==> flow/design.v <==
module fpadd_40(x_40,y_40,res_40,clk_40,rst_40);
input [31:0] x_40,y_40;				      
output [31:0] res_40;				 
input clk_40,rst_40;
parameter menw_40=45;             
reg sing_x_40,sing_y_40;	 
reg [7:0] exp_x_40, exp_y_40,exp_res_40;		 
reg [menw_40:0] mes_x_40, mes_y_40,mes_res_40,mes_medi_40;	 
reg zero_40_x,zero_40_y;	
reg signres;		                     
reg [31:0] resout_40;	 
integer int_exp_x,int_exp_y,int_exp_dif_40;	 
integer renorm_40,renorm_400,renorm_401,renorm_402,renorm_403,renorm_404,renorm_405;	 
parameter [menw_40:0] zero_40=0;
integer int_exp_dif_402,int_exp_dif_401,int_exp_dif_404,int_exp_dif_403,int_exp_dif_405,int_exp_dif_406,int_exp_dif_4000,int_exp_dif_400;
reg [menw_40:0] mes_y_402,mes_y_401,mes_y_403,mes_y_404;
reg [menw_40:0] mes_x_402,mes_x_401,mes_x_403,mes_x_404;
reg [menw_40:0] mes_res_401,mes_res_402,mes_res_403,mes_res_404,mes_res_4000,mes_res_400;
reg [7:0] exp_x_402,exp_x_401;
reg [7:0] exp_res_402,exp_res_401,exp_res_403,exp_res_404,exp_res_4000,exp_res_400;
reg sing_x_402,sing_x_401,sing_x_403;
reg sing_y_402,sing_y_401,sing_y_403;
reg signres2,signres1,signres3,signres4,signres5,signres6,signres00,signres0;
assign res_40=resout_40;
always @(*) begin
renorm_40=0;
  zero_40_x = (x_40[30:0]==0)?1:0;
  zero_40_y = (y_40[30:0]==0)?1:0;
  if( y_40[30:0] > x_40[30:0] ) begin
    exp_x_40 = y_40[30:23];
    exp_y_40 = x_40[30:23];
    sing_x_40 = y_40[31];
    sing_y_40 = x_40[31];
    mes_x_40 = (zero_40_y)?0:{ 2'b1, y_40[22:0],zero_40[menw_40:25]};
    mes_y_40 = (zero_40_x)?0:{ 2'b1, x_40[22:0],zero_40[menw_40:25]};
    signres=sing_x_40;
  end else begin
    sing_x_40 = x_40[31];
    sing_y_40 = y_40[31];
    exp_x_40 = x_40[30:23];
    exp_y_40 = y_40[30:23];
    mes_x_40 = (zero_40_x)?0:{ 2'b1, x_40[22:0],zero_40[menw_40:25]};
    mes_y_40 = (zero_40_y)?0:{ 2'b1, y_40[22:0],zero_40[menw_40:25]};
    signres=sing_x_40;
  end
  int_exp_x=exp_x_40;
  int_exp_y=exp_y_40;
  int_exp_dif_40=exp_x_40-exp_y_40;
int_exp_dif_402=int_exp_dif_401;
mes_y_402=mes_y_401;
mes_x_402=mes_x_401;
exp_x_402=exp_x_401;
sing_x_402=sing_x_401;
sing_y_402=sing_y_401;
signres2=signres1;
  if(int_exp_dif_402 > 24) begin
    exp_res_40=exp_x_402;
    mes_res_40=mes_x_402;
  end else begin
    exp_res_40=exp_x_402;
    mes_res_40=0;
    mes_y_402=(int_exp_dif_402[4])?{16'b0,mes_y_402[menw_40:16]}: {mes_y_402};
    mes_y_402=(int_exp_dif_402[3])?{ 8'b0,mes_y_402[menw_40:8 ]}: {mes_y_402};
    mes_y_402=(int_exp_dif_402[2])?{ 4'b0,mes_y_402[menw_40:4 ]}: {mes_y_402};
    mes_y_402=(int_exp_dif_402[1])?{ 2'b0,mes_y_402[menw_40:2 ]}: {mes_y_402};
    mes_y_402=(int_exp_dif_402[0])?{ 1'b0,mes_y_402[menw_40:1 ]}: {mes_y_402};
  end
mes_y_404=mes_y_403;
mes_x_404=mes_x_403;
mes_res_4000=mes_res_400;
exp_res_4000=exp_res_400;
signres00=signres0;
int_exp_dif_4000=int_exp_dif_400;
 if (int_exp_dif_4000 <=24) begin
    if(sing_x_403 == sing_y_403) 
       	mes_res_4000=mes_x_404+mes_y_404;
	 else mes_res_4000=mes_x_404-mes_y_404;
    if(mes_res_4000[menw_40]) begin
      mes_res_4000={1'b0,mes_res_4000[menw_40:1]};
      exp_res_4000=exp_res_4000+1;
    end
  end
mes_res_402=mes_res_401;
int_exp_dif_404=int_exp_dif_403;
signres4=signres3;
exp_res_402=exp_res_401;
renorm_403=renorm_402;
    if(mes_res_402[menw_40-1:menw_40-32]==0) begin 
	renorm_403[5]=1; mes_res_402={ 1'b0,mes_res_402[menw_40-33:0],32'b0 }; 
    end
    if(mes_res_402[menw_40-1:menw_40-16]==0) begin 
	renorm_403[4]=1; mes_res_402={ 1'b0,mes_res_402[menw_40-17:0],16'b0 }; 
    end
    if(mes_res_402[menw_40-1:menw_40-8]==0) begin 
	renorm_403[3]=1; mes_res_402={ 1'b0,mes_res_402[menw_40-9:0], 8'b0 }; 
    end
    if(mes_res_402[menw_40-1:menw_40-4]==0) begin 
	renorm_403[2]=1; mes_res_402={ 1'b0,mes_res_402[menw_40-5:0], 4'b0 }; 
    end
    if(mes_res_402[menw_40-1:menw_40-2]==0) begin 
	renorm_403[1]=1; mes_res_402={ 1'b0,mes_res_402[menw_40-3:0], 2'b0 }; 
    end
    if(mes_res_402[menw_40-1   ]==0) begin 
	renorm_403[0]=1; mes_res_402={ 1'b0,mes_res_402[menw_40-2:0], 1'b0 }; 
    end
mes_res_404=mes_res_403;
signres6=signres5;
renorm_405=renorm_404;
exp_res_404=exp_res_403;
int_exp_dif_406=int_exp_dif_405;
  if (int_exp_dif_406 <=60)
  begin
    if(mes_res_404 != 0) begin
      if(mes_res_404[menw_40-24:0]==0 && mes_res_404[menw_40-24]==1) begin
	if(mes_res_404[menw_40-11]==1) mes_res_404=mes_res_404+{1'b1,zero_40[menw_40-11:0]};
      end else begin
        mes_res_404=mes_res_404;
      end
      exp_res_404=exp_res_404-renorm_405;
      if(mes_res_404[menw_40-1]==0) begin
       exp_res_404=exp_res_404+1;
       mes_res_404={1'b0,mes_res_404[menw_40-1:1]};
      end
    end else begin
      exp_res_404=0;
      signres6=0;
    end
  end
resout_40={signres6,exp_res_404,mes_res_404[menw_40-2:menw_40-24]};
end
always @(posedge clk_40 or posedge rst_40)
begin
	if (rst_40) 
begin
int_exp_dif_401<=0;
mes_x_401<=0;
mes_y_401<= 0;
exp_x_401 <= 0;
sing_x_401<=0;
sing_y_401<=0;
signres1<=0;
renorm_401<=0;
mes_y_403 <= 0;
mes_x_403 <= 0;
sing_x_403 <= 0;
sing_y_403 <= 0;
mes_res_400 <= 0;
renorm_400 <= 0;
signres0 <= 0;
int_exp_dif_400 <= 0;
exp_res_400 <= 0;
mes_res_401 <= 0;
int_exp_dif_403<= 0;
signres3 <= 0;
exp_res_401<= 0;
renorm_402 <= 0;
mes_res_403<=  0;
signres5<= 0;
renorm_404<= 0;
exp_res_403<= 0;
int_exp_dif_405 <= 0;
end
	else begin
	int_exp_dif_401<= int_exp_dif_40;
	mes_x_401<= mes_x_40;
	mes_y_401<= mes_y_40;
	exp_x_401 <= exp_x_40;
	sing_x_401<= sing_x_40;
	sing_y_401<= sing_y_40;
	signres1<= signres;
	renorm_401<= renorm_40;
	mes_y_403 <= mes_y_402;
	mes_x_403 <= mes_x_402;
	sing_x_403 <= sing_x_402;
	sing_y_403 <= sing_y_402;
	mes_res_400 <= mes_res_40;
	renorm_400 <= renorm_401;
	signres0 <= signres2;
	int_exp_dif_400 <= int_exp_dif_402;
	exp_res_400 <= exp_res_40;
	mes_res_401 <= mes_res_4000;
	int_exp_dif_403<= int_exp_dif_4000;
	signres3 <= signres00;
	exp_res_401<= exp_res_4000;
	renorm_402 <= renorm_400;
	mes_res_403 <= mes_res_402;
	signres5 <= signres4;
	renorm_404 <= renorm_403;
	exp_res_403 <= exp_res_402;
	int_exp_dif_405 <= int_exp_dif_404;
	end
end
endmodule
==> flow/run.sh <==
#!/bin/bash
# the make line also repeats each setting of config.mk as NAME=value (left out here)
make -C /OpenROAD-flow-scripts/flow DESIGN_CONFIG=/design/flow/config.mk WORK_HOME=/design/flow/orfs CLKGATE_MAP_FILE= finish
==> flow/config.mk <==
export PLATFORM = sky130hd
export DESIGN_NAME = fpadd_40
export DESIGN_NICKNAME = fpadd_40
export VERILOG_FILES = /design/flow/design.v
export SDC_FILE = /design/flow/constraint.sdc
export NUM_CORES = 4
export LEC_CHECK = 0
export CAP_MARGIN = 20
export CORE_MARGIN = 2
export CORE_UTILIZATION = 66
export SETUP_SLACK_MARGIN = -0.3
export SLEW_MARGIN = 20
==> flow/constraint.sdc <==
create_clock -name core_clock -period 3.92 [get_ports {clk_40}]
set_input_delay 0.7840 -clock core_clock [delete_from_list [all_inputs] [get_ports {clk_40}]]
set_output_delay 0.7840 -clock core_clock [all_outputs]
set_load 0.01 [all_outputs]
==> results.toml, run 1 <==
# generated from flow reports
[power_and_ir_drop]
seq_power_share = 0.232
intPower_uw = 12700
combPwrFrac = 0.618
p_clk_uw = 3380
ir_drop_uv = 469
power_density_nw_per_um2 = 930
power_uw = 22600
swShare = 0.441
power_frac_clock = 0.149
power_switching_uw = 9990
powerComb_uw = 14000
powerSeq_uw = 5260
p_leak_uw = 0.0111
power_leader = "combinational cells"

[synthesis]
area_leaders = "dfrtp_1 (42%), mux2i_1 (9.0%), o21ai_0 (5.4%), ha_1 (4.4%), nand2_1 (4.2%)"
edf_count = 0
synth_top_cell_by_area = "dfrtp_1"
netlist_top_cells_count = "dfrtp_1 (311), nand2_1 (210), o21ai_0 (202), nor2_1 (171), mux2i_1 (168)"
yosysWarnings = 1
ys_area_um2 = 18600
ys_seq_elements = 311
fp_nets = 2136
top_logic_kind = "AND-OR/OR-AND gates"
synthSimpleGateAreaFrac = 0.156
fa_ha_area_frac = 0.0465
syn_area_um2 = 18600
top_cell = "dfrtp_1"
xor_area_frac = 0.0419
yosysUniqueCellTypes = 83
synth-cells-yosys = 2002
async_flop_share = 1.00
syn_area_per_cell_um2 = 9.30
ys_sh_aoi = 0.162
ys_seq_share = 0.418
muxShareOfSynthArea = 0.133
syn_inst = 2002
ff_type = "dfrtp_1"
top_cell_area_share = 0.418

[die]
coreArea_um2 = 27800
fp_util = 0.670
row_count = 61
pin_count = 98
die_w_um = 172
die-area_um2 = 29600
fp.dieH_um = 172

[layout]
syn_to_final_growth_pct = 30.8
design_area_um2 = 24300
layout.cells.non_filler = 2776
fin_nets = 2505

[timing]
rsz0062_at_grt = "true"
maxSlewViolCount = 0
max_freq_ghz = 0.169
worst_pin_slew_ps = 928
relSlewSlack = 0.380
fin_ws_ps = -2010
min_period_ps = 5930
setup_viol = 78
fin_tns_setup_ps = -101670
fin_crit_sh = 1.51
skew_ps = 21.7
hold_viol = 0

[routing]
initialDrtViolationCount = 2906
dr.pass1.iters = 10
wl_um = 72400
antenna_left = 0
drc = 0
wire_per_inst_um = 26.1
route.vias.total = 19100
vias_per_cell = 6.89

[setup_path]
regToRegSetupSlack_ps = -2010
cp.depth = 23
reg2regPathDepth = 23
critPathSlowestCell = "or4_4"
r2r_start = "mes_y_403[3]$_DFF_PP0_"
worstPathMaxFanout = 5
required_ps = 4320
crit_buf_inv = 5
crit_family = "simple AND/OR/NAND/NOR gates"
crit_path_start_kind = "flip-flop"
rr_endpoint = "mes_res_401[36]$_DFF_PP0_"
critPathMaxStageDelay_ps = 570
arrival_ps = 6330
crit_chain = "or4_4 > nor4_4 > buf_4 > nand3b_1 > buf_6 > nor2_4 > and2_4 > and3_4 > a21oi_4 > xor2_2 > ha_1 > a21o_1 > a21o_1 > a21o_1 > and2_4 > o21ai_4 > o31ai_4 > a211oi_4 > buf_6 > buf_6 > buf_16 > mux2i_1 > o21ai_1"
setup.worst_path.end = "mes_res_401[36]$_DFF_PP0_"
cp-startpoint = "mes_y_403[3]$_DFF_PP0_"
crit_path_end_kind = "flip-flop"
crit_type = "flip-flop to flip-flop"

[hold_path]
hold_start = "exp_x_401[5]$_DFF_PP0_"
min_to = "exp_res_400[5]$_DFF_PP0_"
hp-class = "flip-flop to flip-flop"
holdPathStages = 0

[place]
dp.cells = 2665
portBuffers = 97
gp_congestion = 1.02
place_area_um2 = 22200
place_ws_ps = -1060
place_hpwl_um = 43800

[clock_tree]
ctsRootBufferMaster = "clkbuf_16"
cts.sink_count = 311
clock_path_buffers = 3
clkTransAtPathRegs_ps = 70
cts.htree.levels = 1
cts_inserted_buffers = 30
clk_latency_ps = 580
holdBufCountCts = 0
cts_tree = "built"

[run]
warnings = 33
cap_violations = 0

[global_route]
overflow = 0
grt_pass1_wl_um = 100000
antenna_found_initial = 8
gr-usage-all-layers = 0.445
grt_max_degree = 89
grt_pass1_vias = 18600

[outcome]
status = "finished with violations"
check.faults = "negative setup slack"
==> metrics by stage <==
step	util	hold slack (ps)
after floorplan	-	331
after global placement	0.800	332
after detailed placement	0.800	335
after CTS	0.861	350
after global routing	0.876	365
final	0.876	353
==> area by class of cell <==
cell class,count,area (µm²)
clock inverters,18,315
fillers,1318,3440
multi-input cells,1498,10700
repair buffers,452,3970
well taps,378,473
clock buffers,38,822
inverters,78,302
diodes,3,7.51
flip-flops and latches,311,7780
==> timing repair <==
action | 4_1_cts | 5_1_grt
cloned | 5 | 1
gates resized | 60 | 56
pin swaps | 33 | 38
setup buffers | 27 | 22
endpoints found under the setup margin | 76 | 78
==> routing by layer <==
metal  share of wire  track usage
met3            0.11        0.106
met5          0.0011            0
met2            0.46        0.750
met1            0.33        0.492
met4            0.10        0.329
==> inputs of run 2 (changes only) <==
- CORE_UTILIZATION: 66 -> 68
- CTS_CLUSTER_DIAMETER: not set -> 351
- CTS_CLUSTER_SIZE: not set -> 41
- SETUP_SLACK_MARGIN: -0.3 -> 0.54
- clock period: 3.92 -> 2.76 ns (I/O delays scaled with it)
==> run 2 against run 1 <==
  * The flow now stops in clock tree synthesis
  * Die area decreased by 2.9%
  * Synthesized cell count unchanged
  * Synthesized area unchanged
==> results.toml, run 2 <==
# generated from flow reports
[outcome]
status = "did not finish"
haltStage = "clock tree synthesis"
tool.error = "[ERROR DPL-0033] detailed placement checks failed during check placement."

[synthesis]
syn_area_um2 = 18600
ys_area_um2 = 18600
fa_ha_area_frac = 0.0465
ys_seq_share = 0.418
muxShareOfSynthArea = 0.133
yosysWarnings = 1
synth-cells-yosys = 2002
ys_seq_elements = 311
ff_type = "dfrtp_1"
top_logic_kind = "AND-OR/OR-AND gates"
top_cell = "dfrtp_1"
synthSimpleGateAreaFrac = 0.156
ys_sh_aoi = 0.162
edf_count = 0
syn_inst = 2002
async_flop_share = 1.00
fp_nets = 2136
top_cell_area_share = 0.418
yosysUniqueCellTypes = 83
syn_area_per_cell_um2 = 9.30
synth_top_cell_by_area = "dfrtp_1"
area_leaders = "dfrtp_1 (42%), mux2i_1 (9.0%), o21ai_0 (5.4%), ha_1 (4.4%), nand2_1 (4.2%)"
netlist_top_cells_count = "dfrtp_1 (311), nand2_1 (210), o21ai_0 (202), nor2_1 (171), mux2i_1 (168)"
xor_area_frac = 0.0419

[place]
portBuffers = 97
place_ws_ps = -2370
gp_congestion = 1.05
place_hpwl_um = 46800

[die]
row_count = 60
coreArea_um2 = 26900
fp_util = 0.692
fp.dieH_um = 169
pin_count = 98
die_w_um = 169
die-area_um2 = 28700
[run 2: per-stage QoR]
step                      power (µW)  utilization  instances  instance area, µm²  hold slack (ps)
after detailed placement       24600        0.889       2779               23900              335
after global placement         23300        0.889       2779               23900              332
after floorplan                17300            -       2002               19600              331
==> inputs of run 3 (changes only) <==
- CORE_UTILIZATION: 68 -> 70
- CTS_CLUSTER_DIAMETER: 351 -> not set
- CTS_CLUSTER_SIZE: 41 -> 36
- SETUP_SLACK_MARGIN: 0.54 -> 1.21
- clock period: 2.76 -> 4.28 ns (I/O delays scaled with it)
==> run 3 against run 2 <==
  * Die area shrank 2.8%
  * The flow stops in global routing
  * Synthesized cell count is the same
  * Synthesized area is the same
==> results.toml, run 3 <==
# generated from flow reports
[outcome]
status = "did not finish"
haltStage = "global routing"
tool.error = "[ERROR GRT-0116] Global routing finished with congestion. Check the congestion regions in the DRC Viewer."

[place]
gp_congestion = 1.02
place_hpwl_um = 41500
place_ws_ps = -673
place_area_um2 = 21400
portBuffers = 97

[synthesis]
syn_inst = 2002
synth-cells-yosys = 2002
yosysWarnings = 1
edf_count = 0
fa_ha_area_frac = 0.0465
synthSimpleGateAreaFrac = 0.156
ys_area_um2 = 18600
synth_top_cell_by_area = "dfrtp_1"
top_logic_kind = "AND-OR/OR-AND gates"
xor_area_frac = 0.0419
top_cell = "dfrtp_1"
fp_nets = 2136
syn_area_um2 = 18600
yosysUniqueCellTypes = 83
top_cell_area_share = 0.418
muxShareOfSynthArea = 0.133
ys_seq_share = 0.418
area_leaders = "dfrtp_1 (42%), mux2i_1 (9.0%), o21ai_0 (5.4%), ha_1 (4.4%), nand2_1 (4.2%)"
ff_type = "dfrtp_1"
syn_area_per_cell_um2 = 9.30
ys_seq_elements = 311
async_flop_share = 1.00
netlist_top_cells_count = "dfrtp_1 (311), nand2_1 (210), o21ai_0 (202), nor2_1 (171), mux2i_1 (168)"
ys_sh_aoi = 0.162

[die]
pin_count = 98
fp.dieH_um = 167
die_w_um = 167
coreArea_um2 = 26100
die-area_um2 = 27900
fp_util = 0.714
row_count = 59

[clock_tree]
cts.sink_count = 311
ctsRootBufferMaster = "clkbuf_16"
clock_path_buffers = 3
cts.htree.levels = 1
cts_inserted_buffers = 30
holdBufCountCts = 0

[global_route]
overflow = 4
gr-usage-all-layers = 0.683
run 3: layer usage:
layer / GRT overflow / global-route usage
met5: 0 / 0.148
met1: 0 / 0.692
met4: 2 / 0.690
met2: 2 / 0.906
met3: 0 / 0.440
run 3: what timing repair did:
item	CTS
pin swaps	113
setup buffers	122
setup endpoints to repair	193
gates resized	552
gates cloned	11
run 3: metrics by stage:
| stage | util | std cells | power (µW) |
|---|---|---|---|
| 2_1_floorplan | - | 2002 | 11100 |
| 3_3_place_gp | 0.819 | 2467 | 13700 |
| 3_5_place_dp | 0.819 | 2467 | 14400 |
| 4_1_cts | 0.943 | 2655 | 19500 |
==> inputs of run 4 (changes only) <==
- ABC_AREA: not set -> 1
- CORE_UTILIZATION: 70 -> 71
- CTS_CLUSTER_SIZE: 36 -> 41
- PLACE_DENSITY: not set -> 0.64
- SETUP_SLACK_MARGIN: 1.21 -> not set
- clock period: 4.28 -> 4.3 ns (I/O delays scaled with it)
==> run 4 against run 3 <==
  * The run again fails in global routing
  * Die area is 4.2% higher
  * Synthesized area is 5.8% higher
  * Synthesized cell count grew 37%
==> results.toml, run 4 <==
# generated from flow reports
[synthesis]
syn_area_um2 = 19700
synthSimpleGateAreaFrac = 0.258
edf_count = 0
netlist_top_cells_count = "nand2_1 (777), inv_1 (351), o21ai_0 (335), dfrtp_1 (311), nor2_1 (198)"
ys_sh_aoi = 0.155
fa_ha_area_frac = 0.0440
synth-cells-yosys = 2749
top_cell_area_share = 0.395
xor_area_frac = 0.0374
syn_inst = 2749
ff_type = "dfrtp_1"
syn_area_per_cell_um2 = 7.16
yosysWarnings = 1
yosysUniqueCellTypes = 56
synth_top_cell_by_area = "dfrtp_1"
ys_seq_share = 0.395
fp_nets = 2883
ys_seq_elements = 311
top_cell = "nand2_1"
area_leaders = "dfrtp_1 (40%), nand2_1 (15%), o21ai_0 (8.5%), inv_1 (6.7%), ha_1 (4.2%)"
muxShareOfSynthArea = 0.00610
top_logic_kind = "simple AND/OR/NAND/NOR gates"
ys_area_um2 = 19700
async_flop_share = 1.00

[outcome]
tool.error = "[ERROR GRT-0232] Routing congestion too high. Check the congestion heatmap in the GUI."
haltStage = "global routing"
status = "did not finish"

[clock_tree]
cts_inserted_buffers = 31
cts.htree.levels = 1
holdBufCountCts = 0
ctsRootBufferMaster = "clkbuf_16"
clock_path_buffers = 3
cts.sink_count = 311

[global_route]
overflow = 15
gr-usage-all-layers = 0.704

[place]
gp_congestion = 1.06
place_area_um2 = 21600
place_hpwl_um = 45500
portBuffers = 97

[die]
coreArea_um2 = 27100
row_count = 60
die_w_um = 171
fp_util = 0.726
fp.dieH_um = 171
die-area_um2 = 29100
pin_count = 98
run 4: through the flow:
step                      instances  worst slack, ps
after floorplan                2749             -701
after global placement         3214             -262
after detailed placement       3214             -701
after CTS                      3294             -345
run 4: metal layers:
metal | track usage | overflow
met1 | 0.692 | 0
met2 | 0.896 | 5
met3 | 0.529 | 1
met4 | 0.692 | 9
met5 | 0.318 | 0
run 4: what timing repair did:
item	CTS
endpoints found under the setup margin	63
pin swaps	27
buffers inserted	24
cloned	2
resized	91
==> inputs of run 5 (changes only) <==
- ABC_AREA: 1 -> not set
- CORE_ASPECT_RATIO: not set -> 0.87
- CORE_MARGIN: 2 -> 9
- CORE_UTILIZATION: 71 -> 62
- CTS_CLUSTER_DIAMETER: not set -> 150
- CTS_CLUSTER_SIZE: 41 -> not set
- HOLD_SLACK_MARGIN: not set -> 0.22
- PLACE_DENSITY: 0.64 -> not set
- PLACE_DENSITY_LB_ADDON: not set -> 0.2
- SETUP_SLACK_MARGIN: not set -> 1.23
- TNS_END_PERCENT: not set -> 35
- clock period: 4.3 -> 5.0 ns (I/O delays scaled with it)
==> run 5 against run 4 <==
  * The layout now fails its checks (negative setup slack)
  * Synthesized cell count down 27%
  * Synthesized area shrank 5.4%
  * Die area up 26%
==> results.toml, run 5 <==
# generated from flow reports
[outcome]
status = "finished with violations"
check.faults = "negative setup slack"

[synthesis]
ys_seq_elements = 311
fp_nets = 2136
edf_count = 0
netlist_top_cells_count = "dfrtp_1 (311), nand2_1 (210), o21ai_0 (202), nor2_1 (171), mux2i_1 (168)"
syn_area_per_cell_um2 = 9.30
synth_top_cell_by_area = "dfrtp_1"
ff_type = "dfrtp_1"
ys_sh_aoi = 0.162
xor_area_frac = 0.0419
syn_inst = 2002
syn_area_um2 = 18600
synth-cells-yosys = 2002
top_cell = "dfrtp_1"
top_logic_kind = "AND-OR/OR-AND gates"
area_leaders = "dfrtp_1 (42%), mux2i_1 (9.0%), o21ai_0 (5.4%), ha_1 (4.4%), nand2_1 (4.2%)"
ys_seq_share = 0.418
yosysUniqueCellTypes = 83
ys_area_um2 = 18600
fa_ha_area_frac = 0.0465
top_cell_area_share = 0.418
yosysWarnings = 1
synthSimpleGateAreaFrac = 0.156
muxShareOfSynthArea = 0.133
async_flop_share = 1.00

[layout]
comb_area_um2 = 10900
nFillCells = 1840
fin_util = 0.793
layout.cells.non_filler = 2592
syn_to_final_growth_pct = 24.6
fin_nets = 2314
flop_area_um2 = 7780

[setup_path]
worstPathMaxFanout = 3
crit_top_cell = "buf_4"
cp.depth = 21
setup.worst_path.end = "mes_res_401[41]$_DFF_PP0_"
rr_endpoint = "mes_res_401[41]$_DFF_PP0_"
crit_family = "simple AND/OR/NAND/NOR gates"
crit_buf_inv = 4
arrival_ps = 5490
required_ps = 5440
crit_path_end_kind = "flip-flop"
cp-startpoint = "mes_y_403[17]$_DFF_PP0_"
critPathMaxStageDelay_ps = 570
critPathSlowestCell = "or4b_4"
crit_chain = "or4_4 > or4b_4 > or2_4 > nor2_4 > buf_4 > nor2_1 > xnor2_1 > ha_1 > a21o_1 > a21oi_2 > o211ai_1 > nand3_2 > a41oi_2 > buf_4 > buf_4 > buf_4 > o21a_1 > a21oi_2 > xnor2_2 > mux2_4 > mux2_2"
crit_type = "flip-flop to flip-flop"
crit_path_start_kind = "flip-flop"
r2r_start = "mes_y_403[17]$_DFF_PP0_"
reg2regPathDepth = 21
regToRegSetupSlack_ps = -50

[clock_tree]
cts_tree = "built"
cts.htree.levels = 1
clkTransAtPathRegs_ps = 60
clk_latency_ps = 570
cts.sink_count = 311
ctsRootBufferMaster = "clkbuf_16"
cts_inserted_buffers = 31
clock_path_buffers = 3
holdBufCountCts = 0

[die]
die-area_um2 = 36600
pin_count = 98
coreArea_um2 = 29200
fp_util = 0.636
die_w_um = 204
fp.dieH_um = 180
row_count = 58

[routing]
wl_um = 58400
antenna_cells = 0
antenna_left = 0
drc = 0
initialDrtViolationCount = 1605
vias_per_cell = 6.40
dr.pass1.iters = 6
route.vias.total = 16600
wire_per_inst_um = 22.5

[power_and_ir_drop]
p_leak_uw = 0.0105
intPower_uw = 9290
power_frac_clock = 0.163
power_leader = "combinational cells"
power_density_nw_per_um2 = 691
swShare = 0.420
combPwrFrac = 0.575
powerSeq_uw = 4200
powerComb_uw = 9210
seq_power_share = 0.262
power_switching_uw = 6730
ir_drop_uv = 452
p_clk_uw = 2610

[global_route]
grt_pass1_wl_um = 86400
antenna_found_initial = 1
grt_pass1_vias = 15900
grt_max_degree = 92
grt-busiest-layer = "met2"
grtUsageMet2 = 0.489
grt_use_met1 = 0.377
met3_usage = 0.0352
overflow = 0
gr-usage-all-layers = 0.291

[hold_path]
min_to = "int_exp_dif_405[0]$_DFF_PP0_"
hold_start = "int_exp_dif_403[0]$_DFF_PP0_"
hp-class = "flip-flop to flip-flop"
holdPathStages = 0

[run]
warnings = 30
cap_violations = 0

[timing]
rsz0062_at_grt = "true"
worst_pin_slew_ps = 1110
whs_ps = 343
fin_ws_ps = -51.7
skew_ps = 17.7
min_period_ps = 5050
relSlewSlack = 0.258
max_freq_ghz = 0.198
hold_viol = 0
fin_crit_sh = 1.01
fin_tns_setup_ps = -77.1
maxSlewViolCount = 0
setup_viol = 3

[place]
dp.cells = 2489
portBuffers = 97
gp_congestion = 0.995
place_hpwl_um = 40000
[run 5: stage by stage]
step	power, µW	cell area, µm²	setup WS (ps)
finish	16000	23200	-51.7
global route	16800	23200	-152
CTS	14900	22300	101
detailed placement	11600	20600	-349
global placement	11300	20600	-98.3
floorplan	9030	18600	-141
[run 5: final cells by class]
cell class	instances	share of cell area
repair buffers	259	0.110
well taps	390	0.0210
inverters	78	0.0131
clock buffers	39	0.0369
clock inverters	16	0.0126
flip-flops and latches	311	0.336
multi-input cells	1499	0.471
[run 5: timing repair]
action                     4_1_cts  5_1_grt
cloned                           4        1
gates resized                   68      206
setup endpoints to repair      132      164
pin swaps                       29       69
buffers inserted                23       20
[run 5: layer usage]
metal  up-vias  wire length, µm
li1       7485                -
met2       908            28400
met5         -                0
met1      8017            23300
met4         0             2670
met3       190             4040
==> inputs of run 6 (changes only) <==
- CORE_ASPECT_RATIO: 0.87 -> not set
- CORE_MARGIN: 9 -> 2
- CORE_UTILIZATION: 62 -> 13
- CTS_CLUSTER_DIAMETER: 150 -> not set
- HOLD_SLACK_MARGIN: 0.22 -> not set
- PLACE_DENSITY_LB_ADDON: 0.2 -> not set
- SETUP_SLACK_MARGIN: 1.23 -> not set
- TNS_END_PERCENT: 35 -> not set
- clock period: 5.0 -> 7.48 ns (I/O delays scaled with it)
==> run 6 against run 5 <==
  * The run now finishes clean
  * Setup slack better by 1400 ps
  * First-iteration DRC count down 8.3%
  * Synthesized cell count did not move
  * Sequential cell count is the same
  * Hold slack improved by 4.2 ps
  * Combinational power down 49%
  * Critical path type unchanged
  * Register-to-register slack better by 1400 ps
==> results.toml, run 6 <==
# generated from flow reports
[outcome]
status = "timing/DRC/antenna clean"

[hold_path]
hold_start = "exp_x_401[2]$_DFF_PP0_"
min_to = "exp_res_400[2]$_DFF_PP0_"
hp-class = "flip-flop to flip-flop"
holdPathStages = 0

[die]
pin_count = 98
coreArea_um2 = 142000
fp.dieH_um = 382
fp_util = 0.131
die_w_um = 382
die-area_um2 = 146000
row_count = 138

[power_and_ir_drop]
intPower_uw = 5260
power_uw = 9150
p_clk_uw = 1690
swShare = 0.425
p_leak_uw = 0.00921
ir_drop_uv = 171
seq_power_share = 0.299
powerComb_uw = 4720
power_density_nw_per_um2 = 401
power_frac_clock = 0.184
power_leader = "combinational cells"
power_switching_uw = 3890
combPwrFrac = 0.516
powerSeq_uw = 2740

[synthesis]
top_logic_kind = "AND-OR/OR-AND gates"
synth-cells-yosys = 2002
ys_seq_share = 0.418
syn_area_per_cell_um2 = 9.30
synth_top_cell_by_area = "dfrtp_1"
top_cell = "dfrtp_1"
xor_area_frac = 0.0419
async_flop_share = 1.00
fa_ha_area_frac = 0.0465
edf_count = 0
yosysUniqueCellTypes = 83
area_leaders = "dfrtp_1 (42%), mux2i_1 (9.0%), o21ai_0 (5.4%), ha_1 (4.4%), nand2_1 (4.2%)"
syn_inst = 2002
netlist_top_cells_count = "dfrtp_1 (311), nand2_1 (210), o21ai_0 (202), nor2_1 (171), mux2i_1 (168)"
top_cell_area_share = 0.418
muxShareOfSynthArea = 0.133
syn_area_um2 = 18600
fp_nets = 2136
ys_area_um2 = 18600
ys_seq_elements = 311
ys_sh_aoi = 0.162
synthSimpleGateAreaFrac = 0.156
yosysWarnings = 1
ff_type = "dfrtp_1"

[global_route]
grt_pass1_vias = 14500
grt_pass1_wl_um = 86700
gr-usage-all-layers = 0.0747
overflow = 0
grt_max_degree = 178
antenna_found_initial = 14

[setup_path]
required_ps = 7930
crit_family = "AND-OR/OR-AND gates"
reg2regPathDepth = 20
r2r_start = "mes_y_403[3]$_DFF_PP0_"
worstPathMaxFanout = 41
regToRegSetupSlack_ps = 1300
cp-startpoint = "mes_y_403[3]$_DFF_PP0_"
crit_top_cell = "nor2b_1"
setup.worst_path.end = "mes_res_401[28]$_DFF_PP0_"
cp.depth = 20
critPathSlowestCell = "a211oi_4"
rr_endpoint = "mes_res_401[28]$_DFF_PP0_"
crit_path_end_kind = "flip-flop"
arrival_ps = 6630
crit_chain = "or4_1 > nor4_1 > nor2b_1 > and2_1 > nor2b_1 > nor2b_1 > nand2_1 > o41ai_1 > xnor2_1 > ha_1 > a21oi_1 > nor2b_1 > o21ai_0 > a21o_1 > a41oi_1 > o2111a_1 > a211oi_4 > buf_12 > mux2_2 > o21ai_0"
crit_type = "flip-flop to flip-flop"
critPathMaxStageDelay_ps = 630
crit_path_start_kind = "flip-flop"
crit_buf_inv = 1

[run]
cap_violations = 0
warnings = 29

[clock_tree]
cts_tree = "built"
clk_latency_ps = 540
ctsRootBufferMaster = "clkbuf_16"
post_cts_buffers = 0
cts_inserted_buffers = 34
ctsResizeCount = 0
clock_path_buffers = 3
cts.htree.levels = 2
holdBufCountCts = 0
clkTransAtPathRegs_ps = 60
cts.sink_count = 311

[layout]
layout.cells.non_filler = 3956
nFillCells = 15700
fin_nets = 2174
syn_to_final_growth_pct = 22.8

[timing]
fin_tns_setup_ps = 0
setup_viol = 0
maxSlewViolCount = 0
fin_crit_sh = 0.826
rsz0062_at_grt = "false"
skew_ps = 38.2
max_freq_ghz = 0.162
min_period_ps = 6180
worst_pin_slew_ps = 1030
relSlewSlack = 0.311
hold_viol = 0

[routing]
wl_um = 55900
dr.pass1.iters = 6
antenna_left = 0
vias_per_cell = 3.76
initialDrtViolationCount = 1472
wire_per_inst_um = 14.1
route.vias.total = 14900
drc = 0

[place]
place_hpwl_um = 43400
portBuffers = 97
dp.cells = 3894
gp_congestion = 0.895
[run 6: layout make-up]
type	instances	area, µm²	share of cell area
antenna	2	5.00	0.000219
clock buffer	45	943	0.0413
clock inverter	15	188	0.00821
inverter	78	302	0.0132
multi-input combinational	1498	10100	0.443
sequential	311	7780	0.341
tap	1890	2360	0.104
timing repair buffer	117	1150	0.0502
[run 6: metrics by stage]
| step | util | hold WS [ps] | instance area, µm² | setup WS, ps |
|---|---|---|---|---|
| after floorplan | - | 331 | 18600 | 1840 |
| after detailed placement | 0.153 | 335 | 21700 | 1360 |
| final | 0.161 | 347 | 22800 | 1300 |
| after global routing | 0.161 | 355 | 22800 | 696 |
| after global placement | 0.153 | 334 | 21700 | 1420 |
| after CTS | 0.161 | 347 | 22800 | 1370 |
[run 6: metal layers]
| layer | vias to the layer above | track usage | routed length, µm |
|---|---|---|---|
| li1 | 7207 | - | - |
| met5 | - | 0 | 140 |
| met1 | 7071 | 0.103 | 26200 |
| met4 | 22 | 0.0190 | 1590 |
| met3 | 113 | 0.0189 | 3830 |
| met2 | 449 | 0.115 | 24200 |
==> inputs of run 7 (changes only) <==
- ABC_AREA: not set -> 1
- CORE_ASPECT_RATIO: not set -> 1.46
- CORE_UTILIZATION: 13 -> 72
- CTS_CLUSTER_DIAMETER: not set -> 399
- CTS_CLUSTER_SIZE: not set -> 98
- HOLD_SLACK_MARGIN: not set -> 0.28
- PLACE_DENSITY: not set -> 0.37
- TNS_END_PERCENT: not set -> 10
- clock period: 7.48 -> 2.38 ns (I/O delays scaled with it)
==> run 7 against run 6 <==
  * The run now fails in global routing
  * Die area is 80% lower
  * Synthesized area is 5.8% higher
  * Synthesized cell count is 37% higher
==> results.toml, run 7 <==
# generated from flow reports
[die]
row_count = 73
pin_count = 98
die_w_um = 141
die-area_um2 = 28700
coreArea_um2 = 27000
fp.dieH_um = 204
fp_util = 0.728

[synthesis]
yosysUniqueCellTypes = 56
synth-cells-yosys = 2749
fp_nets = 2883
yosysWarnings = 1
syn_area_per_cell_um2 = 7.16
ys_area_um2 = 19700
synth_top_cell_by_area = "dfrtp_1"
top_cell = "nand2_1"
ys_sh_aoi = 0.155
xor_area_frac = 0.0374
async_flop_share = 1.00
muxShareOfSynthArea = 0.00610
area_leaders = "dfrtp_1 (40%), nand2_1 (15%), o21ai_0 (8.5%), inv_1 (6.7%), ha_1 (4.2%)"
synthSimpleGateAreaFrac = 0.258
netlist_top_cells_count = "nand2_1 (777), inv_1 (351), o21ai_0 (335), dfrtp_1 (311), nor2_1 (198)"
ys_seq_share = 0.395
ff_type = "dfrtp_1"
ys_seq_elements = 311
fa_ha_area_frac = 0.0440
edf_count = 0
top_logic_kind = "simple AND/OR/NAND/NOR gates"
syn_area_um2 = 19700
syn_inst = 2749
top_cell_area_share = 0.395

[clock_tree]
cts.sink_count = 311
ctsRootBufferMaster = "clkbuf_16"
cts.htree.levels = 1
cts_inserted_buffers = 7
clock_path_buffers = 3

[global_route]
overflow = 83
gr-usage-all-layers = 0.669

[place]
place_hpwl_um = 49000
gp_congestion = 1.27
portBuffers = 97

[outcome]
status = "did not finish"
haltStage = "global routing"
tool.error = "[ERROR GRT-0116] Global routing finished with congestion. Check the congestion regions in the DRC Viewer."
-- run 7: routing by layer --
layer	global-route usage	overflow
met1	0.626	0
met2	0.929	42
met3	0.425	1
met4	0.729	40
met5	0.0526	0
-- run 7: what timing repair did --
action | 4_1_cts
endpoints found under the setup margin | 204
hold endpoints to repair | 11
hold buffers | 6
pin swaps | 26
setup buffers | 57
gates resized | 200
-- run 7: per-stage QoR --
step	setup slack [ps]	cells	total power (µW)	instance area, µm²	hold WS (ps)
2_1_floorplan	-2240	2749	19100	19700	331
3_3_place_gp	-2190	3497	25800	24000	332
3_5_place_dp	-2730	3497	26900	24000	335
4_1_cts	-2220	3568	29900	25000	296
==> inputs of run 8 (changes only) <==
- ABC_AREA: 1 -> not set
- CORE_ASPECT_RATIO: 1.46 -> not set
- CORE_UTILIZATION: 72 -> 71
- CTS_CLUSTER_DIAMETER: 399 -> not set
- CTS_CLUSTER_SIZE: 98 -> 37
- HOLD_SLACK_MARGIN: 0.28 -> not set
- PLACE_DENSITY: 0.37 -> not set
- TNS_END_PERCENT: 10 -> not set
- clock period: 2.38 -> 4.91 ns (I/O delays scaled with it)
==> run 8 against run 7 <==
  * The layout now fails its checks (negative setup slack)
  * Synthesized area decreased by 5.4%
  * Synthesized cell count is 27% lower
  * Die area decreased by 4.1%
==> results.toml, run 8 <==
# generated from flow reports
[clock_tree]
cts.sink_count = 311
cts.htree.levels = 1
holdBufCountCts = 0
clk_latency_ps = 590
cts_inserted_buffers = 31
cts_tree = "built"
ctsRootBufferMaster = "clkbuf_16"
clock_path_buffers = 3
clkTransAtPathRegs_ps = 70

[outcome]
status = "finished with violations"
check.faults = "negative setup slack"

[global_route]
gr-usage-all-layers = 0.457
grt_pass1_wl_um = 98800
grt_pass1_vias = 17600
grt_max_degree = 117
overflow = 0
antenna_found_initial = 4

[die]
pin_count = 98
fp_util = 0.718
coreArea_um2 = 25900
die_w_um = 166
fp.dieH_um = 166
die-area_um2 = 27500
row_count = 59

[synthesis]
top_cell = "dfrtp_1"
muxShareOfSynthArea = 0.133
syn_area_per_cell_um2 = 9.30
ys_seq_share = 0.418
synthSimpleGateAreaFrac = 0.156
syn_area_um2 = 18600
top_logic_kind = "AND-OR/OR-AND gates"
fp_nets = 2136
netlist_top_cells_count = "dfrtp_1 (311), nand2_1 (210), o21ai_0 (202), nor2_1 (171), mux2i_1 (168)"
yosysUniqueCellTypes = 83
top_cell_area_share = 0.418
area_leaders = "dfrtp_1 (42%), mux2i_1 (9.0%), o21ai_0 (5.4%), ha_1 (4.4%), nand2_1 (4.2%)"
ys_seq_elements = 311
fa_ha_area_frac = 0.0465
xor_area_frac = 0.0419
yosysWarnings = 1
synth-cells-yosys = 2002
edf_count = 0
ys_area_um2 = 18600
synth_top_cell_by_area = "dfrtp_1"
ys_sh_aoi = 0.162
async_flop_share = 1.00
syn_inst = 2002
ff_type = "dfrtp_1"

[setup_path]
crit_type = "flip-flop to flip-flop"
required_ps = 5330
worstPathMaxFanout = 11
crit_path_start_kind = "flip-flop"
cp.depth = 21
crit_family = "simple AND/OR/NAND/NOR gates"
crit_top_cell = "buf_12"
cp-startpoint = "mes_y_403[16]$_DFF_PP0_"
critPathSlowestCell = "or4b_4"
setup.worst_path.end = "mes_res_401[35]$_DFF_PP0_"
critPathMaxStageDelay_ps = 570
rr_endpoint = "mes_res_401[35]$_DFF_PP0_"
reg2regPathDepth = 21
crit_chain = "or4_4 > or4b_4 > or2_4 > nor2_4 > and2_4 > nor2_1 > xor2_1 > ha_1 > and2_2 > buf_4 > nand2_1 > nor2_2 > nand3_1 > a41oi_2 > o211ai_1 > a211oi_4 > buf_12 > buf_12 > buf_16 > mux2i_2 > o21ai_0"
crit_path_end_kind = "flip-flop"
r2r_start = "mes_y_403[16]$_DFF_PP0_"
arrival_ps = 6220
crit_buf_inv = 4
regToRegSetupSlack_ps = -890

[timing]
hold_viol = 0
maxSlewViolCount = 0
setup_viol = 53
fin_tns_setup_ps = -30460
rsz0062_at_grt = "true"
fin_crit_sh = 1.18
fin_ws_ps = -891
relSlewSlack = 0.260
skew_ps = 38.6
worst_pin_slew_ps = 1110
max_freq_ghz = 0.172
min_period_ps = 5800

[routing]
initialDrtViolationCount = 3465
antenna_left = 0
drc = 0
route.vias.total = 18200
dr.pass1.iters = 7
wire_per_inst_um = 27.5
wl_um = 69400
vias_per_cell = 7.22

[hold_path]
holdPathStages = 0
min_to = "int_exp_dif_405[7]$_DFF_PP0_"
hp-class = "flip-flop to flip-flop"
hold_start = "int_exp_dif_403[7]$_DFF_PP0_"

[power_and_ir_drop]
intPower_uw = 8870
power_uw = 16700
seq_power_share = 0.258
ir_drop_uv = 556
power_leader = "combinational cells"
power_switching_uw = 7780
powerSeq_uw = 4300
p_leak_uw = 0.00994
powerComb_uw = 10000
p_clk_uw = 2310
power_density_nw_per_um2 = 747
swShare = 0.467
combPwrFrac = 0.603
power_frac_clock = 0.139

[layout]
fin_util = 0.861
nFillCells = 1266
design_area_um2 = 22300
fin_nets = 2299
syn_to_final_growth_pct = 19.8

[place]
place_area_um2 = 20500
portBuffers = 97
gp_congestion = 1.01
place_hpwl_um = 41100
place_ws_ps = -442

[run]
cap_violations = 0
warnings = 36
-- run 8: cell type report --
class / instances / area [µm²] / share of cell area
Timing Repair Buffer: 245 / 2300 / 0.103
Antenna cell: 1 / 2.50 / 0.000112
Tap cell: 335 / 419 / 0.0188
Multi-Input combinational cell: 1498 / 10500 / 0.472
Sequential cell: 311 / 7780 / 0.349
Clock buffer: 40 / 860 / 0.0385
Clock inverter: 15 / 104 / 0.00466
Inverter: 78 / 302 / 0.0135
-- run 8: per-layer routing --
layer,global-route usage,wire [µm]
met1,0.534,22200
met3,0.0982,8680
met2,0.763,31100
met5,0.0139,44
met4,0.304,7360
-- run 8: what timing repair did --
action	4_1_cts	5_1_grt
setup buffers	16	14
gates cloned	2	1
pin swaps	33	22
resized	57	51
setup endpoints to repair	53	54
endpoints found under the hold margin	0	0
-- run 8: per-stage QoR --
step	hold slack, ps	instances
global placement	332	2435
floorplan	331	2002
finish	350	2523
detailed placement	336	2435
global route	352	2522
CTS	350	2506
==> inputs of run 9 (changes only) <==
- CORE_UTILIZATION: 71 -> 66
- CTS_CLUSTER_SIZE: 37 -> 41
- SETUP_SLACK_MARGIN: not set -> 0.85
- SLEW_MARGIN: 20 -> 35
- clock period: 4.91 -> 2.82 ns (I/O delays scaled with it)
==> run 9 against run 8 <==
  * The run now fails in clock tree synthesis
  * Die area up 7.4%
  * Synthesized cell count unchanged
  * Synthesized area unchanged
==> results.toml, run 9 <==
# generated from flow reports
[synthesis]
fp_nets = 2136
synthSimpleGateAreaFrac = 0.156
fa_ha_area_frac = 0.0465
netlist_top_cells_count = "dfrtp_1 (311), nand2_1 (210), o21ai_0 (202), nor2_1 (171), mux2i_1 (168)"
top_cell = "dfrtp_1"
ys_area_um2 = 18600
edf_count = 0
yosysWarnings = 1
top_logic_kind = "AND-OR/OR-AND gates"
ys_sh_aoi = 0.162
top_cell_area_share = 0.418
syn_inst = 2002
synth_top_cell_by_area = "dfrtp_1"
ys_seq_share = 0.418
ys_seq_elements = 311
synth-cells-yosys = 2002
area_leaders = "dfrtp_1 (42%), mux2i_1 (9.0%), o21ai_0 (5.4%), ha_1 (4.4%), nand2_1 (4.2%)"
muxShareOfSynthArea = 0.133
xor_area_frac = 0.0419
ff_type = "dfrtp_1"
syn_area_per_cell_um2 = 9.30
syn_area_um2 = 18600
async_flop_share = 1.00
yosysUniqueCellTypes = 83

[die]
fp.dieH_um = 172
fp_util = 0.670
coreArea_um2 = 27800
die_w_um = 172
pin_count = 98
die-area_um2 = 29600
row_count = 61

[outcome]
status = "did not finish"
haltStage = "clock tree synthesis"
tool.error = "[ERROR DPL-0033] detailed placement checks failed during check placement."

[place]
gp_congestion = 1.07
dp.cells = 2819
place_ws_ps = -2200
place_area_um2 = 23900
portBuffers = 97
place_hpwl_um = 46000
## run 9: metrics by stage
step | hold WS, ps | setup TNS, ps
3_5_place_dp | 336 | -190060
3_3_place_gp | 332 | -179070
2_1_floorplan | 331 | -700330
==> inputs of run 10 (changes only) <==
- ABC_AREA: not set -> 1
- CORE_UTILIZATION: 66 -> 72
- PLACE_DENSITY: not set -> 0.78
- SLEW_MARGIN: 35 -> 20
- clock period: 2.82 -> 5.55 ns (I/O delays scaled with it)
==> run 10 against run 9 <==
  * Synthesized cell count increased by 37%
  * Synthesized area increased by 5.8%
  * Die area is 3.0% lower
  * Now fails the layout checks on max-capacitance violations, max-slew violations, negative setup slack
==> results.toml, run 10 <==
# generated from flow reports
[outcome]
status = "finished with violations"
check.faults = "max-capacitance violations, max-slew violations, negative setup slack"

[synthesis]
top_cell_area_share = 0.395
ys_area_um2 = 19700
yosysUniqueCellTypes = 56
fa_ha_area_frac = 0.0440
async_flop_share = 1.00
synth_top_cell_by_area = "dfrtp_1"
edf_count = 0
netlist_top_cells_count = "nand2_1 (777), inv_1 (351), o21ai_0 (335), dfrtp_1 (311), nor2_1 (198)"
top_cell = "nand2_1"
top_logic_kind = "simple AND/OR/NAND/NOR gates"
syn_area_per_cell_um2 = 7.16
ys_seq_elements = 311
syn_inst = 2749
muxShareOfSynthArea = 0.00610
area_leaders = "dfrtp_1 (40%), nand2_1 (15%), o21ai_0 (8.5%), inv_1 (6.7%), ha_1 (4.2%)"
synth-cells-yosys = 2749
xor_area_frac = 0.0374
yosysWarnings = 1
ff_type = "dfrtp_1"
syn_area_um2 = 19700
ys_sh_aoi = 0.155
ys_seq_share = 0.395
fp_nets = 2883
synthSimpleGateAreaFrac = 0.258

[setup_path]
setup.worst_path.end = "mes_res_401[42]$_DFF_PP0_"
crit_buf_inv = 5
cp-startpoint = "mes_y_403[10]$_DFF_PP0_"
reg2regPathDepth = 26
crit_type = "flip-flop to flip-flop"
crit_path_end_kind = "flip-flop"
critPathMaxStageDelay_ps = 1320
r2r_start = "mes_y_403[10]$_DFF_PP0_"
regToRegSetupSlack_ps = -1180
worstPathMaxFanout = 14
crit_family = "simple AND/OR/NAND/NOR gates"
arrival_ps = 7180
crit_path_start_kind = "flip-flop"
rr_endpoint = "mes_res_401[42]$_DFF_PP0_"
critPathSlowestCell = "nor4_1"
required_ps = 6010
cp.depth = 26

[global_route]
met3_usage = 0.0984
grt_use_met1 = 0.477
grtUsageMet2 = 0.722
grt_pass1_vias = 19100
grt-busiest-layer = "met2"
overflow = 0
gr-usage-all-layers = 0.431
antenna_found_initial = 10
grt_pass1_wl_um = 97500
grt_max_degree = 136

[routing]
antenna_left = 0
dr.pass1.iters = 16
wl_um = 71400
vias_per_cell = 6.62
initialDrtViolationCount = 3644
wire_per_inst_um = 22.3
drc = 0
route.vias.total = 21200

[place]
place_hpwl_um = 42400
place_ws_ps = 285
gp_congestion = 1.07
dp.cells = 3084
place_area_um2 = 20700
portBuffers = 97

[power_and_ir_drop]
powerComb_uw = 8470
combPwrFrac = 0.600
power_switching_uw = 7170
p_leak_uw = 0.0116
powerSeq_uw = 3560
power_uw = 14100
swShare = 0.508
intPower_uw = 6950
power_density_nw_per_um2 = 615
ir_drop_uv = 313
seq_power_share = 0.252
p_clk_uw = 2090
power_leader = "combinational cells"
power_frac_clock = 0.148

[timing]
fin_crit_sh = 1.21
worst_pin_slew_ps = 1620
relSlewSlack = -0.0886
max_freq_ghz = 0.149
skew_ps = 23.8
rsz0062_at_grt = "true"
setup_viol = 53
hold_viol = 0
fin_ws_ps = -1180
maxSlewViolCount = 2
min_period_ps = 6730
whs_ps = 350

[clock_tree]
clkTransAtPathRegs_ps = 70
cts.htree.levels = 1
cts_tree = "built"
cts.sink_count = 311
cts_inserted_buffers = 31
clk_latency_ps = 600
ctsRootBufferMaster = "clkbuf_16"
clock_path_buffers = 3

[hold_path]
hp-class = "flip-flop to flip-flop"
min_to = "exp_res_403[5]$_DFF_PP0_"
hold_start = "exp_res_401[5]$_DFF_PP0_"
holdPathStages = 0

[die]
row_count = 60
die-area_um2 = 28700
pin_count = 98
die_w_um = 169
coreArea_um2 = 26900
fp.dieH_um = 169
fp_util = 0.732

[layout]
layout.cells.non_filler = 3206
syn_to_final_growth_pct = 16.6
fin_nets = 2971
design_area_um2 = 22900

[run]
warnings = 39
cap_violations = 1
-- run 10: per-stage QoR --
stage	utilization	TNS, ps
6_report	0.854	-53560
4_1_cts	0.820	0
3_3_place_gp	0.771	0
5_1_grt	0.853	-53950
2_1_floorplan	-	0
3_5_place_dp	0.771	0
-- run 10: what timing repair did --
item	CTS	global route
cloned	1	2
endpoints found under the setup margin	83	128
pin swaps	14	43
gates resized	37	131
setup buffers	24	34
hold buffers	0	0
-- run 10: layer usage --
layer / vias to the layer above / share of wire
met5: - / 0.0020
met4: 10 / 0.11
met3: 725 / 0.13
met2: 1914 / 0.44
met1: 9559 / 0.32
li1: 9025 / -
-- run 10: final cells by class --
cell class	count	area, µm²
multi-input combinational	1939	10500
sequential	311	7780
fill	1433	3930
timing repair buffer	182	1780
inverter	372	1420
clock buffer	39	846
tap	341	427
clock inverter	14	130
antenna	8	20.0
==> inputs of run 11 (changes only) <==
- ABC_AREA: 1 -> not set
- CORE_UTILIZATION: 72 -> 71
- CTS_CLUSTER_SIZE: 41 -> 36
- PLACE_DENSITY: 0.78 -> not set
- SETUP_SLACK_MARGIN: 0.85 -> 1.47
- clock period: 5.55 -> 5.17 ns (I/O delays scaled with it)
==> run 11 against run 10 <==
  * Fails layout checks on negative setup slack
  * Critical path depth down 4
  * Register-to-register slack better by 850 ps
  * Die area down 4.0%
  * Via count down 15%
  * First-iteration DRC count down 28%
  * Non-clock buffer count up 42
  * Clock-buffer cell count up 7
  * Synthesized cell count down 27%
  * Total power up 11%
  * Cell count down 22%
  * Setup slack better by 850 ps
  * Sequential power up 19%
==> results.toml, run 11 <==
# generated from flow reports
[clock_tree]
clock_path_buffers = 3
cts_inserted_buffers = 30
ctsRootBufferMaster = "clkbuf_16"
holdBufCountCts = 0
cts_tree = "built"
cts.htree.levels = 1
cts.sink_count = 311
clk_latency_ps = 580
clkTransAtPathRegs_ps = 70

[routing]
route.vias.total = 18100
vias_per_cell = 7.25
wire_per_inst_um = 26.3
wl_um = 65700
dr.pass1.iters = 14
antenna_left = 0
drc = 0
antenna_cells = 0
initialDrtViolationCount = 2620

[timing]
maxSlewViolCount = 0
skew_ps = 29.1
whs_ps = 342
fin_ws_ps = -325
max_freq_ghz = 0.182
hold_viol = 0
min_period_ps = 5500
fin_crit_sh = 1.06
rsz0062_at_grt = "true"
relSlewSlack = 0.320
worst_pin_slew_ps = 1020
setup_viol = 53

[synthesis]
synth-cells-yosys = 2002
area_leaders = "dfrtp_1 (42%), mux2i_1 (9.0%), o21ai_0 (5.4%), ha_1 (4.4%), nand2_1 (4.2%)"
ys_seq_elements = 311
ys_area_um2 = 18600
ff_type = "dfrtp_1"
ys_sh_aoi = 0.162
top_cell = "dfrtp_1"
fp_nets = 2136
ys_seq_share = 0.418
async_flop_share = 1.00
synth_top_cell_by_area = "dfrtp_1"
yosysWarnings = 1
edf_count = 0
syn_area_um2 = 18600
top_logic_kind = "AND-OR/OR-AND gates"
fa_ha_area_frac = 0.0465
yosysUniqueCellTypes = 83
muxShareOfSynthArea = 0.133
netlist_top_cells_count = "dfrtp_1 (311), nand2_1 (210), o21ai_0 (202), nor2_1 (171), mux2i_1 (168)"
top_cell_area_share = 0.418
syn_area_per_cell_um2 = 9.30
xor_area_frac = 0.0419
synthSimpleGateAreaFrac = 0.156
syn_inst = 2002

[power_and_ir_drop]
swShare = 0.455
combPwrFrac = 0.587
power_frac_clock = 0.143
power_leader = "combinational cells"
powerComb_uw = 9200
power_density_nw_per_um2 = 681
intPower_uw = 8550
ir_drop_uv = 563
p_clk_uw = 2250
p_leak_uw = 0.0103
power_switching_uw = 7120
powerSeq_uw = 4230
seq_power_share = 0.270

[place]
dp.cells = 2359
place_hpwl_um = 38600
gp_congestion = 1.00
portBuffers = 97

[global_route]
antenna_found_initial = 1
gr-usage-all-layers = 0.428
overflow = 0
grt_pass1_vias = 17100
grt_pass1_wl_um = 93700
grt_max_degree = 110

[hold_path]
min_to = "int_exp_dif_405[6]$_DFF_PP0_"
hold_start = "int_exp_dif_403[6]$_DFF_PP0_"
hp-class = "flip-flop to flip-flop"
holdPathStages = 0

[setup_path]
r2r_start = "mes_y_403[5]$_DFF_PP0_"
cp.depth = 22
crit_top_cell = "nor2b_4"
setup.worst_path.end = "mes_res_401[11]$_DFF_PP0_"
rr_endpoint = "mes_res_401[11]$_DFF_PP0_"
worstPathMaxFanout = 7
crit_buf_inv = 3
critPathSlowestCell = "or4_4"
crit_path_start_kind = "flip-flop"
crit_type = "flip-flop to flip-flop"
regToRegSetupSlack_ps = -330
required_ps = 5630
crit_chain = "or4_4 > nor4_4 > nor2b_4 > and2_4 > nor2b_4 > nor2b_4 > nand2_2 > o41ai_4 > xnor2_1 > ha_1 > a21oi_2 > nor2b_2 > o21ai_2 > a21o_1 > a41oi_4 > o211ai_1 > a211oi_4 > buf_4 > buf_12 > buf_8 > mux2i_1 > nor2b_1"
cp-startpoint = "mes_y_403[5]$_DFF_PP0_"
arrival_ps = 5960
critPathMaxStageDelay_ps = 570
crit_family = "simple AND/OR/NAND/NOR gates"
reg2regPathDepth = 22
crit_path_end_kind = "flip-flop"

[outcome]
status = "finished with violations"
check.faults = "negative setup slack"

[die]
pin_count = 98
coreArea_um2 = 25900
fp.dieH_um = 166
die_w_um = 166
row_count = 59
die-area_um2 = 27500
fp_util = 0.718

[layout]
nFillCells = 1108
fin_nets = 2280
comb_area_um2 = 11300
syn_to_final_growth_pct = 23.7
layout.cells.non_filler = 2501
fin_util = 0.888
flop_area_um2 = 7790

[run]
warnings = 34
cap_violations = 0
[run 11: timing repair]
item / CTS / global route
endpoints found under the setup margin: 142 / 127
cloned: 5 / 2
resized: 190 / 205
pin swaps: 58 / 62
setup buffers: 48 / 35
[run 11: cell type report]
| class | count | share of cell area |
|---|---|---|
| Tap cell | 335 | 0.0182 |
| Sequential cell | 311 | 0.339 |
| Clock buffer | 46 | 0.0414 |
| Timing Repair inverter | 1 | 0.000381 |
| Clock inverter | 6 | 0.00277 |
| Timing Repair Buffer | 224 | 0.0955 |
| Inverter | 78 | 0.0138 |
| Multi-Input combinational cell | 1500 | 0.489 |
[run 11: per-layer routing]
metal,track usage,up-vias,share of wire
li1,-,7408,-
met1,0.516,8555,0.33
met2,0.725,1617,0.47
met3,0.0684,547,0.10
met4,0.264,0,0.094
met5,0,-,0
[run 11: stage by stage]
step                setup TNS, ps  setup WS [ps]  power (µW)  instance area (µm²)
floorplan                   -1530          -4.91        9010                18800
global placement                0            138       10600                20100
detailed placement          -1070          -89.4       11000                20100
CTS                             0            320       14000                22000
global route               -15240           -484       16200                23000
finish                      -9700           -325       15700                23000
==> inputs of run 12 (changes only) <==
- CORE_UTILIZATION: 71 -> 57
- CTS_CLUSTER_SIZE: 36 -> not set
- SETUP_SLACK_MARGIN: 1.47 -> 0.9
- clock period: 5.17 -> 3.65 ns (I/O delays scaled with it)
==> run 12 against run 11 <==
  * The layout still fails its checks (negative setup slack)
  * Synthesized cell count is the same
  * Clock-buffer cell count shrank 9
  * Design area grew 21%
  * Non-clock buffer count grew 387
  * First-iteration DRC count grew 14%
  * Hold slack gained 6.8 ps
  * Clock power grew 45%
  * Register-to-register slack lost 1300 ps
  * Largest cell class unchanged
==> results.toml, run 12 <==
# generated from flow reports
[power_and_ir_drop]
swShare = 0.451
power_uw = 28000
p_clk_uw = 3270
powerSeq_uw = 5690
powerComb_uw = 19100
power_density_nw_per_um2 = 1010
seq_power_share = 0.203
power_leader = "combinational cells"
intPower_uw = 15400
p_leak_uw = 0.0125
ir_drop_uv = 621
power_switching_uw = 12700
power_frac_clock = 0.117
combPwrFrac = 0.680

[setup_path]
critPathSlowestCell = "or4b_4"
crit_chain = "or4_4 > or4b_4 > or2_4 > nor2_4 > nor2_1 > xnor2_1 > ha_1 > a21o_1 > a21oi_2 > o211ai_1 > nand3_1 > a41oi_2 > o2111a_1 > a211oi_4 > buf_6 > clkbuf_16 > mux2i_4 > o21ai_1"
reg2regPathDepth = 18
regToRegSetupSlack_ps = -1660
critPathMaxStageDelay_ps = 550
setup.worst_path.end = "mes_res_401[30]$_DFF_PP0_"
cp.depth = 18
crit_path_end_kind = "flip-flop"
r2r_start = "mes_y_403[14]$_DFF_PP0_"
crit_type = "flip-flop to flip-flop"
crit_buf_inv = 2
cp-startpoint = "mes_y_403[14]$_DFF_PP0_"
worstPathMaxFanout = 7
crit_family = "simple AND/OR/NAND/NOR gates"
rr_endpoint = "mes_res_401[30]$_DFF_PP0_"
required_ps = 4060
crit_path_start_kind = "flip-flop"
arrival_ps = 5720

[global_route]
grt_max_degree = 99
gr-usage-all-layers = 0.392
antenna_found_initial = 8
grt_pass1_wl_um = 103000
grt_pass1_vias = 18500
overflow = 0

[routing]
wire_per_inst_um = 27.3
dr.pass1.iters = 15
route.vias.total = 19800
initialDrtViolationCount = 2987
met1_length_um = 27800
met2WireLength_um = 36000
antenna_left = 0
wl_met3_um = 10200
wl_um = 81900
highest_layer = "met5"
drc = 0
vias_per_cell = 6.60

[clock_tree]
cts.htree.levels = 1
clkTransAtPathRegs_ps = 70
clk_latency_ps = 590
cts_inserted_buffers = 31
clock_path_buffers = 3
ctsRootBufferMaster = "clkbuf_16"
cts_tree = "built"
cts.sink_count = 311

[place]
portBuffers = 97
place_hpwl_um = 42700
gp_congestion = 0.931

[die]
die-area_um2 = 34100
coreArea_um2 = 32400
pin_count = 98
row_count = 66
fp.dieH_um = 185
fp_util = 0.575
die_w_um = 185

[timing]
worst_pin_slew_ps = 1480
skew_ps = 30.4
fin_crit_sh = 1.46
setup_viol = 120
min_period_ps = 5310
maxSlewViolCount = 0
rsz0062_at_grt = "true"
max_freq_ghz = 0.188
fin_ws_ps = -1660
relSlewSlack = 0.0102
hold_viol = 0

[synthesis]
syn_area_per_cell_um2 = 9.30
syn_inst = 2002
xor_area_frac = 0.0419
muxShareOfSynthArea = 0.133
async_flop_share = 1.00
ys_sh_aoi = 0.162
yosysUniqueCellTypes = 83
top_cell = "dfrtp_1"
fp_nets = 2136
fa_ha_area_frac = 0.0465
netlist_top_cells_count = "dfrtp_1 (311), nand2_1 (210), o21ai_0 (202), nor2_1 (171), mux2i_1 (168)"
ys_seq_elements = 311
ff_type = "dfrtp_1"
top_logic_kind = "AND-OR/OR-AND gates"
edf_count = 0
syn_area_um2 = 18600
ys_seq_share = 0.418
synthSimpleGateAreaFrac = 0.156
ys_area_um2 = 18600
yosysWarnings = 1
synth_top_cell_by_area = "dfrtp_1"
synth-cells-yosys = 2002
area_leaders = "dfrtp_1 (42%), mux2i_1 (9.0%), o21ai_0 (5.4%), ha_1 (4.4%), nand2_1 (4.2%)"
top_cell_area_share = 0.418

[layout]
fin_nets = 2668
fin_util = 0.857
nFillCells = 1565
syn_to_final_growth_pct = 49.1

[hold_path]
holdPathStages = 0
hold_start = "exp_x_401[4]$_DFF_PP0_"
min_to = "exp_res_400[4]$_DFF_PP0_"
hp-class = "flip-flop to flip-flop"

[run]
warnings = 33
cap_violations = 0

[outcome]
check.faults = "negative setup slack"
status = "finished with violations"
[run 12: cell type report]
| class | count | area, µm² | area share |
|---|---|---|---|
| Clock buffer | 37 | 818 | 0.0295 |
| Clock inverter | 15 | 185 | 0.00667 |
| Multi-Input combinational cell | 1500 | 12300 | 0.443 |
| Antenna cell | 5 | 12.5 | 0.000451 |
| Sequential cell | 311 | 7790 | 0.281 |
| Tap cell | 442 | 553 | 0.0199 |
| Timing Repair Buffer | 611 | 5740 | 0.207 |
| Timing Repair inverter | 1 | 6.26 | 0.000225 |
| Inverter | 78 | 343 | 0.0124 |
[run 12: per-layer routing]
metal | global-route usage | up-vias
met3 | 0.0954 | 691
met2 | 0.657 | 1600
li1 | - | 8204
met5 | 0 | -
met4 | 0.224 | 16
met1 | 0.461 | 9292
[run 12: per-stage QoR]
stage | setup WS (ps) | instance area, µm² | setup TNS [ps] | hold WS (ps) | instances
3_5_place_dp | -1310 | 23100 | -70240 | 335 | 2771
6_report | -1660 | 27700 | -96060 | 349 | 3000
4_1_cts | -1160 | 26400 | -57310 | 348 | 2940
5_1_grt | -1900 | 27700 | -113590 | 351 | 2995
3_3_place_gp | -1190 | 23100 | -63320 | 331 | 2771
2_1_floorplan | -1220 | 19400 | -427200 | 331 | 2002
[run 12: timing repair]
action,4_1_cts,5_1_grt
setup buffers,104,52
pin swaps,136,95
endpoints found under the hold margin,0,0
gates resized,606,211
cloned,13,3
setup endpoints to repair,199,174
hold buffers,0,0
Power figures rest on the tool's default switching activity, not on a simulated workload.
